==> inputs of 01-15 <==
==> flow/design.v (excerpt) <==
module Buzzer #(parameter isSim = 1,parameter isAHB = 0) (input wire clk,rst_n,
              output wire[31:0] BDMAC_RDATA,
              output wire       BDMAC_READYOUT,
              output wire[1:0]  BDMAC_RESP,
              input wire        BDMAC_SEL,
			  input wire        BDMAC_READY,
              input wire[31:0]  BDMAC_ADDR,
              input wire[1:0]   BDMAC_TRANS,
              input wire        BDMAC_WRITE,
              input wire[31:0]  BDMAC_WDATA,
              output wire[31:0] SBDMA_HADDR,
              output wire[1:0]  SBDMA_HTRANS,
              output wire       SBDMA_HWRITE,
              input wire[31:0]  SBDMA_HRDATA,
              input wire        SBDMA_HREADY,
              output wire[31:0] BBDMA_HADDR,
              output wire[1:0]  BBDMA_HTRANS,
              output wire       BBDMA_HWRITE,
              input wire[31:0]  BBDMA_HRDATA,
              input wire        BBDMA_HREADY,
              output wire PWM);
Settings: LEC_CHECK=0, CAP_MARGIN=20, CORE_MARGIN=2, CORE_UTILIZATION=59, SLEW_MARGIN=20; clock period 4.76 ns.
run.sh (not shown) runs the stock make flow with config.mk's settings and CLKGATE_MAP_FILE=.
==> inputs of 02-28, as changes to 01-15 <==
Settings changed: ABC_AREA from default to 0, CELL_PAD_IN_SITES_GLOBAL_PLACEMENT from default to 0, CORE_UTILIZATION 59 to 69, CTS_CLUSTER_SIZE from default to 36, GPL_TIMING_DRIVEN from default to 1, HOLD_SLACK_MARGIN from default to 0.05, MAX_ROUTING_LAYER from default to met4, SLEW_MARGIN 20 to 15.
==> flow/constraint.sdc (replaced) <==
create_clock -name core_clock -period 2.72 [get_ports {clk}]
set_input_delay 0.5440 -clock core_clock [delete_from_list [all_inputs] [get_ports {clk}]]
set_output_delay 0.5440 -clock core_clock [all_outputs]
set_load 0.01 [all_outputs]
==> reports/notes.md <==
Run status
- run status: did not finish
- error message: [ERROR GRT-0232] Routing congestion too high. Check the congestion heatmap in the GUI.
- Stopped at: global routing (5_1_grt)

Floorplan
- die area: 32,030 µm²
- effective utilization at floorplan: 0.6960

-- figures above: 02-28

==> reports/notes.md <==
Floorplan
- die area: 37,330 µm²

Yosys
- total of flip-flops plus latches after synthesis: 376

Cells and area
- fraction of area in multi-input gates: 0.4607

Run status
- run status: no timing/DRC/antenna violations

-- figures above: 01-15


========
==> inputs of quartz <==
Buzzer again, from the RTL that the note above started with.
Settings: LEC_CHECK=0, CAP_MARGIN=20, CORE_MARGIN=5, CORE_UTILIZATION=64, CTS_CLUSTER_SIZE=21, GPL_ROUTABILITY_DRIVEN=0, GPL_TIMING_DRIVEN=0, MAX_ROUTING_LAYER=met4, SETUP_SLACK_MARGIN=2.54, SLEW_MARGIN=25, TNS_END_PERCENT=40; clock period 10.0 ns.
==> cedar: changes against quartz <==
CAP_MARGIN = 0   (was 20)
CELL_PAD_IN_SITES_DETAIL_PLACEMENT = 1   (was default)
CELL_PAD_IN_SITES_GLOBAL_PLACEMENT = 2   (was default)
HOLD_SLACK_MARGIN = 0.13   (was default)
MIN_ROUTING_LAYER = met2   (was default)
PLACE_DENSITY_LB_ADDON = 0.25   (was default)
SLEW_MARGIN = 35   (was 25)
==> ember: changes against quartz <==
CORE_MARGIN = 2   (was 5)
CORE_UTILIZATION = 66   (was 64)
CTS_CLUSTER_SIZE = 42   (was 21)
GPL_ROUTABILITY_DRIVEN = default   (was 0)
GPL_TIMING_DRIVEN = default   (was 0)
MAX_ROUTING_LAYER = default   (was met4)
SETUP_SLACK_MARGIN = default   (was 2.54)
SLEW_MARGIN = 20   (was 25)
TNS_END_PERCENT = default   (was 40)
==> flow/constraint.sdc (replaced) <==
create_clock -name core_clock -period 3.3 [get_ports {clk}]
set_input_delay 0.6600 -clock core_clock [delete_from_list [all_inputs] [get_ports {clk}]]
set_output_delay 0.6600 -clock core_clock [all_outputs]
set_load 0.01 [all_outputs]
==> umber: changes against quartz <==
CORE_MARGIN = 2   (was 5)
CORE_UTILIZATION = 20   (was 64)
GPL_ROUTABILITY_DRIVEN = default   (was 0)
GPL_TIMING_DRIVEN = default   (was 0)
SETUP_SLACK_MARGIN = default   (was 2.54)
SLEW_MARGIN = 20   (was 25)
==> qor summary <==
item                                                                     cedar               quartz                umber                           ember
Least-Margin Pin Slew                                                        -              1.04 ns              1.01 ns                        0.928 ns
Final routed DRC violation total                                             -                    0                    0                               0
Capturing element of the worst setup path                                    -      BDMAC_RDATA[30]      BDMAC_RDATA[27]  AddrCnt_BGM.Addr[26]$_DFFE_PP_
CTS tree                                                                     -                 done                 done                            done
Comb. pwr                                                                    -               450 uW               436 uW                         1.46 mW
Core utilization before placement                                        64.9%                64.9%                20.1%                           66.9%
X dimension of the die                                                  192 um               192 um               329 um                          183 um
Worst clock skew on the final layout                                         -            0.0252 ns            0.0254 ns                       0.0417 ns
Clock latency on the worst-skew pair                                         -              0.55 ns              0.58 ns                         0.56 ns
Leading power group                                                          -     sequential cells     sequential cells                sequential cells
Sw frac                                                                      -                26.2%                26.4%                           27.8%
Met3 global-route usage                                                      -                4.23%                3.28%                           6.93%
Largest contributor to cell area by class                                    -  combinational gates  combinational gates             combinational gates
Number of primary I/O pins                                                   -                  243                  243                             243
Clk buf depth                                                                -                    3                    3                               3
Sequential Power                                                             -              1.84 mW              1.86 mW                         5.67 mW
Run status                                           aborted with a tool error  no timing/DRC/antenna violations  no timing/DRC/antenna violations                 failed layout checks
Failing step                                              3_1_place_gp_skip_io                    -                    -                               -
Layout check failures                                                        -                    -                    -                    setup timing
Wire length on met1                                                          -              24.0 mm              29.5 mm                         25.0 mm
Leakage power of the design                                                  -              9.47 nW              9.38 nW                         10.2 nW
Routed length on met2                                                        -              29.2 mm              29.1 mm                         33.5 mm
Num CTS Buffers                                                              -                   40                   42                              39
Logic share of the area                                                      -                45.5%                44.0%                           44.9%
Cell with the largest stage delay on the worst path                          -      clkdlybuf4s50_1      clkdlybuf4s50_1                        edfxtp_1
Startpoint type of the worst setup path                                      -             register             register                        register

========
==> run G <==
Starting RTL as in the previous note.
## Buzzer
module Buzzer #(parameter isSim = 1,parameter isAHB = 0) (input wire clk,rst_n,
              output wire[31:0] BDMAC_RDATA,
              output wire       BDMAC_READYOUT,
              output wire[1:0]  BDMAC_RESP,
              input wire        BDMAC_SEL,
			  input wire        BDMAC_READY,
              input wire[31:0]  BDMAC_ADDR,
              input wire[1:0]   BDMAC_TRANS,
              input wire        BDMAC_WRITE,
              input wire[31:0]  BDMAC_WDATA,
              output wire[31:0] SBDMA_HADDR,
              output wire[1:0]  SBDMA_HTRANS,
              output wire       SBDMA_HWRITE,
              input wire[31:0]  SBDMA_HRDATA,
              input wire        SBDMA_HREADY,
              output wire[31:0] BBDMA_HADDR,
              output wire[1:0]  BBDMA_HTRANS,
              output wire       BBDMA_HWRITE,
              input wire[31:0]  BBDMA_HRDATA,
              input wire        BBDMA_HREADY,
              output wire PWM);
==> flow/config.mk <==
export PLATFORM = sky130hd
export DESIGN_NAME = Buzzer
export DESIGN_NICKNAME = Buzzer
export VERILOG_FILES = /design/flow/design.v
export SDC_FILE = /design/flow/constraint.sdc
export NUM_CORES = 4
export LEC_CHECK = 0
export CAP_MARGIN = 20
export CELL_PAD_IN_SITES_DETAIL_PLACEMENT = 2
export CORE_ASPECT_RATIO = 1.2
export CORE_MARGIN = 2
export CORE_UTILIZATION = 61
export CTS_CLUSTER_DIAMETER = 239
export GPL_ROUTABILITY_DRIVEN = 1
export GPL_TIMING_DRIVEN = 0
export HOLD_SLACK_MARGIN = 0.3
export MIN_ROUTING_LAYER = met2
export PLACE_DENSITY = 0.82
export SLEW_MARGIN = 5
==> flow/constraint.sdc <==
create_clock -name core_clock -period 5.18 [get_ports {clk}]
set_input_delay 1.0360 -clock core_clock [delete_from_list [all_inputs] [get_ports {clk}]]
set_output_delay 1.0360 -clock core_clock [all_outputs]
set_load 0.01 [all_outputs]
==> run K (differences from run G) <==
- CELL_PAD_IN_SITES_DETAIL_PLACEMENT: 2 -> default
- CORE_ASPECT_RATIO: 1.2 -> default
- GPL_ROUTABILITY_DRIVEN: 1 -> 0
- GPL_TIMING_DRIVEN: 0 -> default
- MIN_ROUTING_LAYER: met2 -> default
- PLACE_DENSITY: 0.82 -> default
- SLEW_MARGIN: 5 -> 20
==> flow/constraint.sdc (replaced) <==
create_clock -name core_clock -period 4.97 [get_ports {clk}]
set_input_delay 0.9940 -clock core_clock [delete_from_list [all_inputs] [get_ports {clk}]]
set_output_delay 0.9940 -clock core_clock [all_outputs]
set_load 0.01 [all_outputs]
==> run E (differences from run G) <==
- CELL_PAD_IN_SITES_DETAIL_PLACEMENT: 2 -> default
- CORE_ASPECT_RATIO: 1.2 -> default
- CORE_UTILIZATION: 61 -> 17
- CTS_CLUSTER_DIAMETER: 239 -> default
- GPL_ROUTABILITY_DRIVEN: 1 -> default
- GPL_TIMING_DRIVEN: 0 -> default
- HOLD_SLACK_MARGIN: 0.3 -> default
- MIN_ROUTING_LAYER: met2 -> default
- PLACE_DENSITY: 0.82 -> default
- SLEW_MARGIN: 5 -> 20
==> flow/constraint.sdc (replaced) <==
create_clock -name core_clock -period 14.4 [get_ports {clk}]
set_input_delay 2.8800 -clock core_clock [delete_from_list [all_inputs] [get_ports {clk}]]
set_output_delay 2.8800 -clock core_clock [all_outputs]
set_load 0.01 [all_outputs]
==> run Y (differences from run G) <==
- CELL_PAD_IN_SITES_DETAIL_PLACEMENT: 2 -> 1
- CTS_CLUSTER_SIZE: default -> 45
- HOLD_SLACK_MARGIN: 0.3 -> default
==> results <==
Result of the run: run Y aborted with a tool error; run K no timing/DRC/antenna violations; run G aborted with a tool error; run E no timing/DRC/antenna violations
Last stage reached: run Y global routing (5_1_grt); run K -; run G detailed placement (3_5_place_dp); run E -
Cell kind with the greatest summed area: run Y -; run K multi-input combinational cells; run G -; run E multi-input combinational cells
Sequential portion of the cell area: run Y -; run K 0.362; run G -; run E 0.340
Area fraction of clock buffers and clock inverters: run Y -; run K 0.0537; run G -; run E 0.0564
DRC violation total after the first TritonRoute iteration: run Y -; run K 1394; run G -; run E 1394
Total power consumption of the routed design: run Y -; run K 0.00757 W; run G -; run E 0.00274 W
Post-detailed-route via-to-cell ratio: run Y -; run K 6.05; run G -; run E 4.27
Total number of nets in the final design: run Y -; run K 2563; run G -; run E 2563
Largest voltage drop on the vdd net: run Y -; run K 0.000299 V; run G -; run E 0.0000744 V
Final hold slack: run Y -; run K 0.447 ns; run G -; run E 0.476 ns
Cell count along the critical path: run Y -; run K 9; run G -; run E 5
Clk sinks: run Y 376; run K 376; run G -; run E 376
Area occupied by registers: run Y -; run K 8930 um2; run G -; run E 8930 um2
Final core utilization: run Y -; run K 0.719; run G -; run E 0.213
# H-tree levels: run Y 1; run K 2; run G -; run E 2
Total negative slack: run Y -; run K 0 ns; run G -; run E 0 ns
Final Setup Violations: run Y -; run K 0; run G -; run E 0
Path depth of the worst reg2reg path: run Y -; run K 9; run G -; run E 9
Routed wire length: run Y -; run K 54100 um; run G -; run E 66400 um
CTS tree: run Y -; run K done; run G -; run E done
Hold-fix buffers at CTS: run Y 0; run K 0; run G -; run E 0
Switching Fraction: run Y -; run K 0.255; run G -; run E 0.275

========
==> inputs of v8 <==
Buzzer again, from the RTL that the note above started with.
Settings: LEC_CHECK=0, ABC_AREA=1, CAP_MARGIN=0, CELL_PAD_IN_SITES_GLOBAL_PLACEMENT=0, CORE_MARGIN=2, CORE_UTILIZATION=72, CTS_CLUSTER_DIAMETER=29, CTS_CLUSTER_SIZE=72, GPL_TIMING_DRIVEN=1, HOLD_SLACK_MARGIN=-0.1, MAX_ROUTING_LAYER=met4, PLACE_DENSITY_LB_ADDON=0.27, SETUP_SLACK_MARGIN=0.68, SLEW_MARGIN=30; clock period 2.64 ns.
==> v11: changes against v8 <==
Settings changed: ABC_AREA 1 to unset, CAP_MARGIN 0 to 20, CELL_PAD_IN_SITES_GLOBAL_PLACEMENT 0 to unset, CORE_UTILIZATION 72 to 20, CTS_CLUSTER_DIAMETER 29 to unset, CTS_CLUSTER_SIZE 72 to unset, GPL_TIMING_DRIVEN 1 to unset, HOLD_SLACK_MARGIN -0.1 to unset, MAX_ROUTING_LAYER met4 to unset, PLACE_DENSITY_LB_ADDON 0.27 to unset, SETUP_SLACK_MARGIN 0.68 to unset, SLEW_MARGIN 30 to 20, TNS_END_PERCENT set to 40.
==> flow/constraint.sdc (replaced) <==
create_clock -name core_clock -period 10.0 [get_ports {clk}]
set_input_delay 2.0000 -clock core_clock [delete_from_list [all_inputs] [get_ports {clk}]]
set_output_delay 2.0000 -clock core_clock [all_outputs]
set_load 0.01 [all_outputs]
==> flow_summary.json <==
{
  "stop_stage": "clock tree synthesis (4_1_cts)",
  "status": "did not finish",
  "die_h_um": 176,
  "tool.error": "[ERROR DPL-0038] Utilization greater than 100%, impossible to legalize",
  "fa_ha_area_share_pct": 0.351,
  "mux_share_pct": 0.0469
}
The numbers above come from v8.

==> flow_summary.json <==
{
  "status": "no timing/DRC/antenna violations",
  "skew_ps": 20.9,
  "dp_cells": 3766,
  "mux_share_pct": 7.49,
  "cp_max_fo": 17,
  "fa_ha_area_share_pct": 0.355,
  "drv_cap": 0,
  "ir_drop_v": 0.000126,
  "die_h_um": 329
}
The numbers above come from v11.


========
==> job 7256: inputs <==
Starting RTL as in the previous note.
clock: 4.12 ns
lec_check: 0
abc_area: 1
cap_margin: 20
cell_pad_in_sites_detail_placement: 1
core_margin: 3
core_utilization: 23
cts_cluster_diameter: 76
gpl_routability_driven: 0
max_routing_layer: met5
place_density: 0.94
setup_slack_margin: 0.39
slew_margin: 20
==> job 5686: changes against job 7256 <==
- ABC_AREA: 1 -> not set
- CELL_PAD_IN_SITES_DETAIL_PLACEMENT: 1 -> 2
- CORE_MARGIN: 3 -> 2
- CORE_UTILIZATION: 23 -> 61
- CTS_CLUSTER_DIAMETER: 76 -> 239
- GPL_ROUTABILITY_DRIVEN: 0 -> 1
- HOLD_SLACK_MARGIN: not set -> 0.3
- MAX_ROUTING_LAYER: met5 -> not set
- PLACE_DENSITY: 0.94 -> not set
- SETUP_SLACK_MARGIN: 0.39 -> not set
==> flow/constraint.sdc (replaced) <==
create_clock -name core_clock -period 4.7 [get_ports {clk}]
set_input_delay 0.9400 -clock core_clock [delete_from_list [all_inputs] [get_ports {clk}]]
set_output_delay 0.9400 -clock core_clock [all_outputs]
set_load 0.01 [all_outputs]
==> job_summary.md <==
### Flow metrics

| Metric | Value |
|---|---|
| Most frequent cell after synthesis | `nor2_1` |
| Stop stage | `detailed placement` |
| Syn Area/Cell | `9.15 µm²` |
| Row count | `68` |
| Synth cell count leaders | `258 x nor2_1, 196 x nand2_1, 160 x dfxtp_1, 148 x dfrtp_1, 139 x xor2_1` |
| Die y size | `190 µm` |
| FP Util | `0.616` |
| Core Box Area | `34,300 µm²` |
| Syn Inst Count | `2,308` |
| Stop err | `Error: detail_place.tcl, 38 bad optional access` |
| Status | `aborted with a tool error` |
| Die W | `190 µm` |
| Adder-Cell Fraction of Synth Area | `0.00355` |
| Yosys stat cell total | `2,308` |
The numbers above come from job 5686.

==> job_summary.md <==
## PnR job results

| Metric | Value |
|---|---|
| Row count | `111` |
| Die W | `311 µm` |
| Synth cell count leaders | `894 x nand2_1, 381 x inv_1, 321 x nor2_1, 245 x o21ai_0, 168 x nand3_1` |
| FP Util | `0.233` |
| Core Box Area | `91,800 µm²` |
| Syn Area/Cell | `7.00 µm²` |
| Adder-Cell Fraction of Synth Area | `0.00351` |
| Most frequent cell after synthesis | `nand2_1` |
| Die y size | `311 µm` |
| Syn Inst Count | `3,050` |
| Status | `complete, no violations` |
| Instance area at placement | `24,700 µm²` |
| Vias in the first global route | `26,300` |
The numbers above come from job 7256.


========
==> tundra: inputs <==
Starting RTL as in the previous note.
clock: 7.6 ns
lec_check: 0
abc_area: 1
cap_margin: 20
cell_pad_in_sites_detail_placement: 1
cell_pad_in_sites_global_placement: 0
core_margin: 7
core_utilization: 46
cts_cluster_size: 90
gpl_timing_driven: 1
hold_slack_margin: 0.05
max_routing_layer: met4
place_density_lb_addon: 0.0
setup_slack_margin: 1.02
slew_margin: 15
==> nickel: changes against tundra <==
- ABC_AREA: 1 -> default
- CELL_PAD_IN_SITES_DETAIL_PLACEMENT: 1 -> default
- CELL_PAD_IN_SITES_GLOBAL_PLACEMENT: 0 -> default
- CORE_MARGIN: 7 -> 2
- CORE_UTILIZATION: 46 -> 56
- CTS_CLUSTER_SIZE: 90 -> default
- GPL_TIMING_DRIVEN: 1 -> default
- HOLD_SLACK_MARGIN: 0.05 -> default
- MAX_ROUTING_LAYER: met4 -> default
- PLACE_DENSITY_LB_ADDON: 0.0 -> default
- SETUP_SLACK_MARGIN: 1.02 -> default
- SLEW_MARGIN: 15 -> 20
==> flow/constraint.sdc (replaced) <==
create_clock -name core_clock -period 4.61 [get_ports {clk}]
set_input_delay 0.9220 -clock core_clock [delete_from_list [all_inputs] [get_ports {clk}]]
set_output_delay 0.9220 -clock core_clock [all_outputs]
set_load 0.01 [all_outputs]
==> reports/qor.csv <==
stage,metric,value,unit
run_status,status,no timing/DRC/antenna violations,
synthesis,simple share,0.3122,
power,Pint,3.680,mW
routing,drt wl/cell,19.09,µm
global_routing,GRT met1 Usage,0.3338,
critical_path,Worst setup EP type,output pin,
global_routing,pin count of the biggest net entering global routing,65,
critical_path,max incr delay on CP,0.64,ns
power,seq pwr,2.31,mW
placed_design,post-DP HPWL,54890,µm
final_layout,layout net count,3367,
(the above is from tundra)
==> reports/qor.csv <==
stage,metric,value,unit
run_status,status,no timing/DRC/antenna violations,
power,seq pwr,4.02,mW
hold_path,Hold Path Class,in2async,
critical_path,Worst setup EP type,asynchronous set/reset pin,
global_routing,GRT met1 Usage,0.3663,
power,Pint,6.108,mW
synthesis,simple share,0.2200,
critical_path,max incr delay on CP,0.90,ns
synthesis,most frequent cell after synthesis,nor2_1,
routing,drt wl/cell,18.37,µm
power,Power per Cell Area,331.4,nW/µm²
final_layout,logic area,11410,µm²
final_layout,layout net count,2573,
(the above is from nickel)
Power and IR drop assume default switching activity.
